Setup of run 1:
==> flow/design.v <==
module NCO #(N = 32)(
  input clk,                  
  input rst,                  
  input [N-1:0] ctrl,         
  output reg [15:0] sin_out   
);
reg [N-1:0] phase;
always @(posedge clk) begin
  if (rst)
    phase <= {N{1'b0}};
  else
    phase <= phase + ctrl;
end
reg [5:0] sin_lut_sel;
reg [15:0] sin_lut_val;
always @(*) begin
  sin_lut_sel <= phase[N-2] ? ~(phase[N-3:N-8]-1'b1) : phase[N-3:N-8];
  if (phase[N-2] & ~|phase[N-3:N-8]) begin
    sin_out <= phase[N-1] ? 16'b10000000_00000001 : 16'b01111111_11111111;
  end else begin
    sin_out <= phase[N-1] ? (~sin_lut_val+1'b1) : sin_lut_val;    
  end
  case(sin_lut_sel)
    6'h00 : sin_lut_val <= 16'h0000;
    6'h01 : sin_lut_val <= 16'h0324;
    6'h02 : sin_lut_val <= 16'h0648;
    6'h03 : sin_lut_val <= 16'h096A;
    6'h04 : sin_lut_val <= 16'h0C8C;
    6'h05 : sin_lut_val <= 16'h0FAB;
    6'h06 : sin_lut_val <= 16'h12C8;
    6'h07 : sin_lut_val <= 16'h15E2;
    6'h08 : sin_lut_val <= 16'h18F9;
    6'h09 : sin_lut_val <= 16'h1C0B;
    6'h0A : sin_lut_val <= 16'h1F1A;
    6'h0B : sin_lut_val <= 16'h2223;
    6'h0C : sin_lut_val <= 16'h2528;
    6'h0D : sin_lut_val <= 16'h2826;
    6'h0E : sin_lut_val <= 16'h2B1F;
    6'h0F : sin_lut_val <= 16'h2E11;
    6'h10 : sin_lut_val <= 16'h30FB;
    6'h11 : sin_lut_val <= 16'h33DF;
    6'h12 : sin_lut_val <= 16'h36BA;
    6'h13 : sin_lut_val <= 16'h398C;
    6'h14 : sin_lut_val <= 16'h3C56;
    6'h15 : sin_lut_val <= 16'h3F17;
    6'h16 : sin_lut_val <= 16'h41CE;
    6'h17 : sin_lut_val <= 16'h447A;
    6'h18 : sin_lut_val <= 16'h471C;
    6'h19 : sin_lut_val <= 16'h49B4;
    6'h1A : sin_lut_val <= 16'h4C3F;
    6'h1B : sin_lut_val <= 16'h4EBF;
    6'h1C : sin_lut_val <= 16'h5133;
    6'h1D : sin_lut_val <= 16'h539B;
    6'h1E : sin_lut_val <= 16'h55F5;
    6'h1F : sin_lut_val <= 16'h5842;
    6'h20 : sin_lut_val <= 16'h5A82;
    6'h21 : sin_lut_val <= 16'h5CB3;
    6'h22 : sin_lut_val <= 16'h5ED7;
    6'h23 : sin_lut_val <= 16'h60EB;
    6'h24 : sin_lut_val <= 16'h62F1;
    6'h25 : sin_lut_val <= 16'h64E8;
    6'h26 : sin_lut_val <= 16'h66CF;
    6'h27 : sin_lut_val <= 16'h68A6;
    6'h28 : sin_lut_val <= 16'h6A6D;
    6'h29 : sin_lut_val <= 16'h6C23;
    6'h2A : sin_lut_val <= 16'h6DC9;
    6'h2B : sin_lut_val <= 16'h6F5E;
    6'h2C : sin_lut_val <= 16'h70E2;
    6'h2D : sin_lut_val <= 16'h7254;
    6'h2E : sin_lut_val <= 16'h73B5;
    6'h2F : sin_lut_val <= 16'h7504;
    6'h30 : sin_lut_val <= 16'h7641;
    6'h31 : sin_lut_val <= 16'h776B;
    6'h32 : sin_lut_val <= 16'h7884;
    6'h33 : sin_lut_val <= 16'h7989;
    6'h34 : sin_lut_val <= 16'h7A7C;
    6'h35 : sin_lut_val <= 16'h7B5C;
    6'h36 : sin_lut_val <= 16'h7C29;
    6'h37 : sin_lut_val <= 16'h7CE3;
    6'h38 : sin_lut_val <= 16'h7D89;
    6'h39 : sin_lut_val <= 16'h7E1D;
    6'h3A : sin_lut_val <= 16'h7E9C;
    6'h3B : sin_lut_val <= 16'h7F09;
    6'h3C : sin_lut_val <= 16'h7F61;
    6'h3D : sin_lut_val <= 16'h7FA6;
    6'h3E : sin_lut_val <= 16'h7FD8;
    6'h3F : sin_lut_val <= 16'h7FF5;
  endcase
end
endmodule
module Chirp #(N = 32)(
  input clk,
  input rst,
  input [7:0] delay,           
  input reverse,               
  input [N-1:0] min_ctrl,      
  input [N-1:0] max_ctrl,      
  input [N-1:0] inc_rate,      
  input [N-1:0] div_rate,      
  output reg nco_reset,        
  output reg [N-1:0] nco_ctrl  
);
wire [N-1:0] stt_ctrl;
wire [N-1:0] end_ctrl;
wire end_flag;
assign stt_ctrl = reverse ? max_ctrl : min_ctrl;
assign end_ctrl = reverse ? min_ctrl : max_ctrl;
assign end_flag = reverse ? (nco_ctrl <= end_ctrl) : (nco_ctrl >= end_ctrl);
reg [N-1:0] rate_count;
reg [7:0] delay_count;
always @(posedge clk) begin
  if (rst) begin
    rate_count <= {N{1'b0}};
    delay_count <= 4'b0;
    nco_reset <= 1'b1;
    nco_ctrl <= {N{1'b0}};
  end else begin
    if (end_flag) begin
      nco_ctrl <= stt_ctrl;
      rate_count <= rate_count + 1'b1;
    end else if (rate_count >= div_rate) begin
      nco_ctrl <= reverse ? nco_ctrl - inc_rate : nco_ctrl + inc_rate;
      rate_count <= {N{1'b0}};
    end else
      rate_count <= rate_count + 1'b1;
    if (end_flag) begin
      if (delay_count >= delay)
        delay_count <= 8'b0;
      else
        delay_count <= delay_count + 1'b1;
    end
    nco_reset <= |delay_count;
  end
end
endmodule
module WaveGenerator #(N = 32, M = 16)(
  input clk,
  input rst,
  input chirp_reverse,             
  input [7:0] chirp_delay,         
  input [N-1:0] chirp_min_ctrl,    
  input [N-1:0] chirp_max_ctrl,    
  input [N-1:0] chirp_inc_rate,    
  input [N-1:0] chirp_div_rate,    
  output reg [M-1:0] waveform     
);
reg nco_reset;
reg [N-1:0] nco_ctrl;
wire chirp_nco_reset;
wire [N-1:0] chirp_nco_ctrl;
wire [15:0] sin_out;
always @(posedge clk) begin
  nco_ctrl <= chirp_nco_ctrl;
  nco_reset <= chirp_nco_reset;
  waveform <= sin_out;
end
NCO #(.N(N)) NCO0 (
  .clk     ( clk       ),  
  .rst     ( nco_reset ),  
  .ctrl    ( nco_ctrl  ),  
  .sin_out ( sin_out   )  
);
Chirp #(.N(N)) Chirp0 (
  .clk       ( clk             ),  
  .rst       ( rst             ),  
  .delay     ( chirp_delay     ),  
  .reverse   ( chirp_reverse   ),  
  .min_ctrl  ( chirp_min_ctrl  ),  
  .max_ctrl  ( chirp_max_ctrl  ),  
  .inc_rate  ( chirp_inc_rate  ),  
  .div_rate  ( chirp_div_rate  ),  
  .nco_reset ( chirp_nco_reset ),  
  .nco_ctrl  ( chirp_nco_ctrl  )   
);
endmodule
Settings: LEC_CHECK=0, CAP_MARGIN=20, CORE_MARGIN=2, CORE_UTILIZATION=64, CTS_CLUSTER_SIZE=62, SLEW_MARGIN=20; clock period 4.43 ns.
run.sh (not shown) runs the stock make flow with config.mk's settings and CLKGATE_MAP_FILE=.
Run 1 finished every stage; the final checks, however, were not passed, the failures being setup timing.
The inputs of run 2 differ from those of run 1 as listed below.
- a deleted CTS_CLUSTER_SIZE that had been 62
- a change of CORE_UTILIZATION from 64 to 40
- a change of the clock period (ns, I/O delays scaled along) from 4.43 to 5.34
### Flow results
Die: run 2 bigger than run 1. Looking at the reports, run 2 completed the entire flow and the layout it produced met the timing, design-rule and antenna checks. Run 1 → run 2: length of routed met2 wiring went down; aggregate global-route resource usage went down; worst hold slack went up. Run 1 and run 2 ended up with nearly the same yosys synthesis chip area.
--- input diff run 2..run 3 ---
- changing CORE_UTILIZATION from 40 to 71
- setting HOLD_SLACK_MARGIN to -0.1 for the first time
- setting PLACE_DENSITY to 0.79 for the first time
- setting CTS_CLUSTER_SIZE to 62 for the first time
- changing the clock period (ns, I/O delays scaled along) from 5.34 to 4.43
Notes after the runs:
Both conditions hold for run 2: the flow ran to the end and the final layout passed the timing, design-rule and antenna checks. Run 3: aborted in 5_1_grt (tool error). In the reports for run 3 and run 2, the larger cell count after placement belongs to run 2. The worst-case clock buffer depth on run 3 is in line with that on run 2. [compare] base=run 2 new=run 3: number of resized instances in the post-cts repair step saw an increase; share of synthesized cell area in and, or, nand and nor gates held steady. Diff run 2 -> run 3 | area of the die | decrease of 43%. Diff run 2..run 3 | hold buffer count at cts | unchanged.

========
nickel:
Starts from the design.v that is shown in full above.
Settings: LEC_CHECK=0, CAP_MARGIN=20, CORE_MARGIN=2, CORE_UTILIZATION=69, CTS_CLUSTER_SIZE=62, HOLD_SLACK_MARGIN=-0.1, SETUP_SLACK_MARGIN=1.25, SLEW_MARGIN=20; clock period 4.43 ns.
Flow for nickel halted at clock tree synthesis, error code DPL-0033.
--- input diff nickel..lagoon ---
Settings: CTS_CLUSTER_SIZE changed from 62 to 39; HOLD_SLACK_MARGIN changed from -0.1 to -0.09; SETUP_SLACK_MARGIN removed (was 1.25); CORE_UTILIZATION changed from 69 to 66; the clock period (ns, I/O delays scaled along) changed from 4.43 to 4.26.
==> results <==
The lower pre-CTS setup slack of nickel and lagoon is in lagoon.
[lagoon] flow finished | final checks: failed | reasons: setup timing
Looking at core utilization before placement across nickel and lagoon, the one that comes out lower is lagoon.
Summary: with nickel as the reference, HPWL after detailed placement in lagoon moved down slightly.
Diff lagoon..nickel | count of library flops with an enable pin | unchanged
Taking nickel as the reference, in lagoon die area increased by 910 sq um relative to the old numbers; number of cell rows saw an increase; die extent in y grew by 2.2%; core area +4.3%.
Here is what was changed in the inputs of violet compared with lagoon.
Settings: CTS_CLUSTER_SIZE changed from 39 to 32; CTS_CLUSTER_DIAMETER newly set to 360; SETUP_SLACK_MARGIN newly set to -0.37; HOLD_SLACK_MARGIN removed (was -0.09); the clock period (ns, I/O delays scaled along) changed from 4.26 to 5.37.
==> comparison <==
violet completed every stage of the flow, and the final layout passed the timing, design-rule and antenna checks.
Looking at count of clock-buffer cells in the layout, violet sits above lagoon.
Higher number of buffers and inverters on the critical path was reported by lagoon, not violet.
[diff] total power, violet relative to lagoon: improvement
Clock share of power, violet and lagoon: larger value in violet
Between violet and lagoon, it is violet whose combinational fraction of design power is lower, by 4.8 points.
On sequential share of layout area: violet sits above lagoon.
Power figures rest on the tool's default switching activity, not on a simulated workload.
